==> flow/design.v (excerpt) <==
module Runner2048 (board_clk, VGA_R, VGA_G, VGA_B, hsync, vsync, clk, blank_n, rst, inputnums);
Size in the first run: roughly 34 I/O pins, ~0.045 sq mm of cells after synthesis.
clock: 20.0 ns
lec_check: 0
abc_area: 1
cap_margin: 25
cell_pad_in_sites_detail_placement: 1
cell_pad_in_sites_global_placement: 1
core_margin: 6
core_utilization: 39
cts_cluster_diameter: 152
gpl_timing_driven: 1
max_routing_layer: met4
min_routing_layer: met1
setup_slack_margin: 2.53
slew_margin: 20
tns_end_percent: 35
run.sh (not shown) runs the stock make flow with config.mk's settings and CLKGATE_MAP_FILE=.
Edit:
- CAP_MARGIN: 25 -> 20
- CELL_PAD_IN_SITES_DETAIL_PLACEMENT: 1 -> not set
- CELL_PAD_IN_SITES_GLOBAL_PLACEMENT: 1 -> not set
- CORE_MARGIN: 6 -> 2
- CORE_UTILIZATION: 39 -> 66
- CTS_CLUSTER_DIAMETER: 152 -> 256
- GPL_TIMING_DRIVEN: 1 -> not set
- MAX_ROUTING_LAYER: met4 -> not set
- MIN_ROUTING_LAYER: met1 -> not set
- SETUP_SLACK_MARGIN: 2.53 -> not set
- TNS_END_PERCENT: 35 -> not set
- clock period: 20.0 -> 4.22 ns (I/O delays scaled with it)
The changed run completed and failed the layout checks on negative setup slack.
Setup slack gets worse by 13 ns.
Area after synthesis stays the same.
Cell area came out higher by 3.6%.
Register-to-register slack gets worse by 14 ns.
Utilization came out higher by 32 points.
Synthesized cell count stays the same.
Edit:
- CORE_UTILIZATION: 66 -> 72
- CTS_CLUSTER_DIAMETER: 256 -> not set
- CTS_CLUSTER_SIZE: not set -> 80
- SETUP_SLACK_MARGIN: not set -> 1.6
- clock period: 4.22 -> 6.34 ns (I/O delays scaled with it)
With this change the flow ran to the end with no violations.
Routed wire length is lower by 5.7%.
Clock-buffer cell count is lower by 6.
Area after synthesis does not change.

Runner2048 again, from the RTL that the note above started with.
// Runner2048
module Runner2048 (board_clk, VGA_R, VGA_G, VGA_B, hsync, vsync, clk, blank_n, rst, inputnums);
Settings: LEC_CHECK=0, ABC_AREA=1, CAP_MARGIN=20, CORE_MARGIN=2, CORE_UTILIZATION=72, CTS_CLUSTER_DIAMETER=397, PLACE_DENSITY=0.4, SETUP_SLACK_MARGIN=2.12, SLEW_MARGIN=20; clock period 10.7 ns.
The starting point finished with timing, DRC and antenna clean.
Change:
- ABC_AREA: 1 -> unset
- CORE_UTILIZATION: 72 -> 66
- CTS_CLUSTER_DIAMETER: 397 -> unset
- PLACE_DENSITY: 0.4 -> unset
- SETUP_SLACK_MARGIN: 2.12 -> unset
- clock period: 10.7 -> 4.44 ns (I/O delays scaled with it)
Outcome: This time the run completed, yet does not pass: negative setup slack; final area grows by roughly a tenth; hold slack stays flat; die area went up by a few percent; global-route usage goes down by 0.71 points; worst setup slack degrades by 5700 ps; register-to-register slack is worse by 5900 ps; count of clock-buffer cells in the layout rises by 13; via count is lower by a few percent; wire length grows by roughly a tenth.
Change:
- CORE_UTILIZATION: 66 -> 16
- clock period: 4.44 -> 25.1 ns (I/O delays scaled with it)
After rerunning:
- The new run produced a clean layout
- final area is lower by 7.8%
- non-clock buffer count is lower by 751
- sequential cell count does not change
- clock skew is lower by 3.3 ps
- routed wire length is lower by 13%
- die size is higher to 4.1 times its value
- via count is lower by 16%
Change:
- CORE_UTILIZATION: 16 -> 40
- clock period: 25.1 -> 7.3 ns (I/O delays scaled with it)
Cell area went down by 4.3%.
Non-clock buffer count went up by 36.
Synthesized area is unchanged.

Runner2048 again, from the RTL that the note above started with.
export LEC_CHECK = 0
export ABC_AREA = 1
export CAP_MARGIN = 20
export CORE_MARGIN = 2
export CORE_UTILIZATION = 70
export CTS_CLUSTER_DIAMETER = 254
export MAX_ROUTING_LAYER = met4
export PLACE_DENSITY_LB_ADDON = 0.11
export SETUP_SLACK_MARGIN = 1.28
export SLEW_MARGIN = 20
create_clock -name core_clock -period 4.88 [get_ports {board_clk}]
The first run aborted during global routing.
Change:
ABC_AREA = not set   (was 1)
CTS_CLUSTER_DIAMETER = not set   (was 254)
PLACE_DENSITY_LB_ADDON = not set   (was 0.11)
Result: The new run completed and failed the layout checks on negative setup slack; die size decreases by 3.4%; synthesized area decreases by 3.5%; synthesized cell count falls by 26%.
Change:
CORE_UTILIZATION = 66   (was 70)
MAX_ROUTING_LAYER = not set   (was met4)
SETUP_SLACK_MARGIN = not set   (was 1.28)
clock period = 7.55 ns   (was 4.88 ns; I/O delays follow)
Effect:
- This time the run finished with timing, DRC and antenna clean
- wire length came out lower by about a fifth
- worst setup slack gains 1.4 ns
Change:
CORE_UTILIZATION = 70   (was 66)
SETUP_SLACK_MARGIN = 1.6   (was not set)
clock period = 6.34 ns   (was 7.55 ns; I/O delays follow)
Outcome: Final area climbs by a few percent. Register-to-register slack gets better by 0.21 ns. Non-clock buffer count climbs by 152.
Change:
ABC_AREA = 1   (was not set)
CAP_MARGIN = 5   (was 20)
CORE_UTILIZATION = 72   (was 70)
CTS_CLUSTER_DIAMETER = 27   (was not set)
CTS_CLUSTER_SIZE = 80   (was not set)
PLACE_DENSITY_LB_ADDON = 0.2   (was not set)
After rerunning: The new run passed the timing, DRC and antenna checks; sequential share of layout area fell by 0.98 points; via count came out higher by 19%; die area went up by 0.71%; non-clock buffer count is lower by 157; worst setup slack got worse by 0.22 ns; critical path depth falls by 2; routed wire length increases by 10%; global-route usage goes up by 6.9 points.

## nickel
Starting RTL as in the previous note.
clock: 4.49 ns
lec_check: 0
cap_margin: 20
core_margin: 2
core_utilization: 72
place_density: 0.95
setup_slack_margin: -0.31
slew_margin: 40
nickel did not run to completion, as it errored out during global routing (5_1_grt).
Changes in lagoon relative to nickel:
Settings: CAP_MARGIN changed from 20 to 0; PLACE_DENSITY removed (was 0.95); CORE_UTILIZATION changed from 72 to 66; the clock period (ns, I/O delays scaled along) changed from 4.49 to 4.25.
Findings:
- lagoon -> stages 100% | layout checks FAIL | setup timing
- Relative to nickel, the number of placed instances, taps included measured on lagoon has increased by a little under 10%.
- In the floorplan summary, lagoon is listed with a die area greater than that of nickel.
- Cell area reported after detailed placement: lagoon > nickel
- lagoon vs. nickel: number of resized instances in the post-cts repair step went up by 6.
- Number of top-level design ports of nickel is on par with lagoon.
Here is what was changed in the inputs of violet compared with lagoon.
Settings: swapping 66 for 65 in CORE_UTILIZATION; putting TNS_END_PERCENT at 5 where nothing was set; swapping 0 for 20 in CAP_MARGIN; swapping 40 for 20 in SLEW_MARGIN; clearing SETUP_SLACK_MARGIN, which used to be -0.31; swapping 4.25 for 15.5 in the clock period (ns, I/O delays scaled along).
## What came out
violet: flow completed, timing, DRC and antenna clean
violet against lagoon: worst setup slack rose by 9.45 ns; synthesized cell count stayed essentially flat; setup violation total in the final timing report fell by 262; design area fell by about 16%.
Against lagoon, violet reports a depth of the worst register-to-register path that is lower.
violet against lagoon: detail-routed net length per standard cell now larger; final critical path time including I/O delays and setup climbed 1.80 ns; routed via count divided by cell count up 0.20.
The inputs of indigo differ from those of violet as listed below.
Settings: swapping 65 for 72 in CORE_UTILIZATION; putting PLACE_DENSITY at 0.95 where nothing was set; putting SETUP_SLACK_MARGIN at -0.31 where nothing was set; swapping 15.5 for 4.49 in the clock period (ns, I/O delays scaled along).
==> comparison <==
As the logs show, indigo stopped at global routing (5_1_grt) after a tool error, so it never reached the end of the flow.
Reported for violet and indigo, multiplexer fraction of the synthesized cell area turned out identical to the last digit.
Diff violet -> indigo: width of the chip has decreased; average cell area after synthesis has remained practically unchanged.
indigo ended up with a higher total of cells resized after clock tree synthesis than violet did.
indigo — detailed-placement wirelength estimate 8600 µm higher, violet as reference
Yosys-reported design area after synthesis came out exactly the same in violet and indigo.
Re initial core utilization: indigo is 7.2 points up on violet.
indigo vs violet, total die area went down by 6700 µm².
Re yosys cell count: no difference whatsoever between indigo and violet.

run 1:
Starting RTL as in the previous note.
clock: 15.5 ns
lec_check: 0
abc_area: 1
cap_margin: 20
core_margin: 2
core_utilization: 72
place_density_lb_addon: 0.2
slew_margin: 20
tns_end_percent: 5
Run 1 completed; timing, DRC and antenna clean
--- input diff run 1..run 2 ---
- clearing ABC_AREA, which used to be 1
- putting CTS_CLUSTER_DIAMETER at 93 where nothing was set
- swapping 72 for 68 in CORE_UTILIZATION
- clearing PLACE_DENSITY_LB_ADDON, which used to be 0.2
- putting MAX_ROUTING_LAYER at met4 where nothing was set
sky130_fd_sc_hd__nand2_1 as the cell with the largest stage delay on the worst path was reported by run 1, and sky130_fd_sc_hd__a211oi_2 by run 2.
Final cell area: run 2 below run 1
Compared with run 1, run 2 shows a lower detailed placer's ending HPWL.
The lower utilization of run 2 and run 1 is in run 2.
> inputs changed (run 2 -> run 3)
- CTS_CLUSTER_DIAMETER removed (was 93)
- MAX_ROUTING_LAYER removed (was met4)
- CORE_UTILIZATION changed from 68 to 65
- SETUP_SLACK_MARGIN newly set to 1.22
- TNS_END_PERCENT removed (was 5)
- the clock period (ns, I/O delays scaled along) changed from 15.5 to 4.82
==> results <==
Run 3 completed every stage of the flow, and the final layout passed the timing, DRC and antenna checks. Register fraction of the total cell area ends up lower on run 3. Lower wire length goes to run 2 over run 3. Compared to run 2, run 3 shows a narrower setup margin. Run 3 against run 2: global-route met1 utilization barely changed. Run 3 vs. run 2: layout overhead on the synthesized area higher; hold slack saw an increase.
Here is what was changed in the inputs of run 4 compared with run 3.
- CTS_CLUSTER_SIZE newly set to 19
- SETUP_SLACK_MARGIN removed (was 1.22)
- CORE_UTILIZATION changed from 65 to 70
- the clock period (ns, I/O delays scaled along) changed from 4.82 to 4.17
Notes after the runs:
The higher starting density of the core of run 4 and run 3 is in run 4. Die extent in y went down by a few percent going from run 3 to run 4. Post-CTS resize count shrinks by a few percent when moving from run 3 to run 4. Taking run 4 as 1.0, run 3 lands at 0.923 on area of placed instances. Placeable core region | run 4 below run 3. No final results exist for run 4, since it was stopped by error GRT-0232 during global routing (5_1_grt). Looking only at global placement routability congestion, and setting everything else aside, the higher value of run 4 and run 3 goes to run 4.
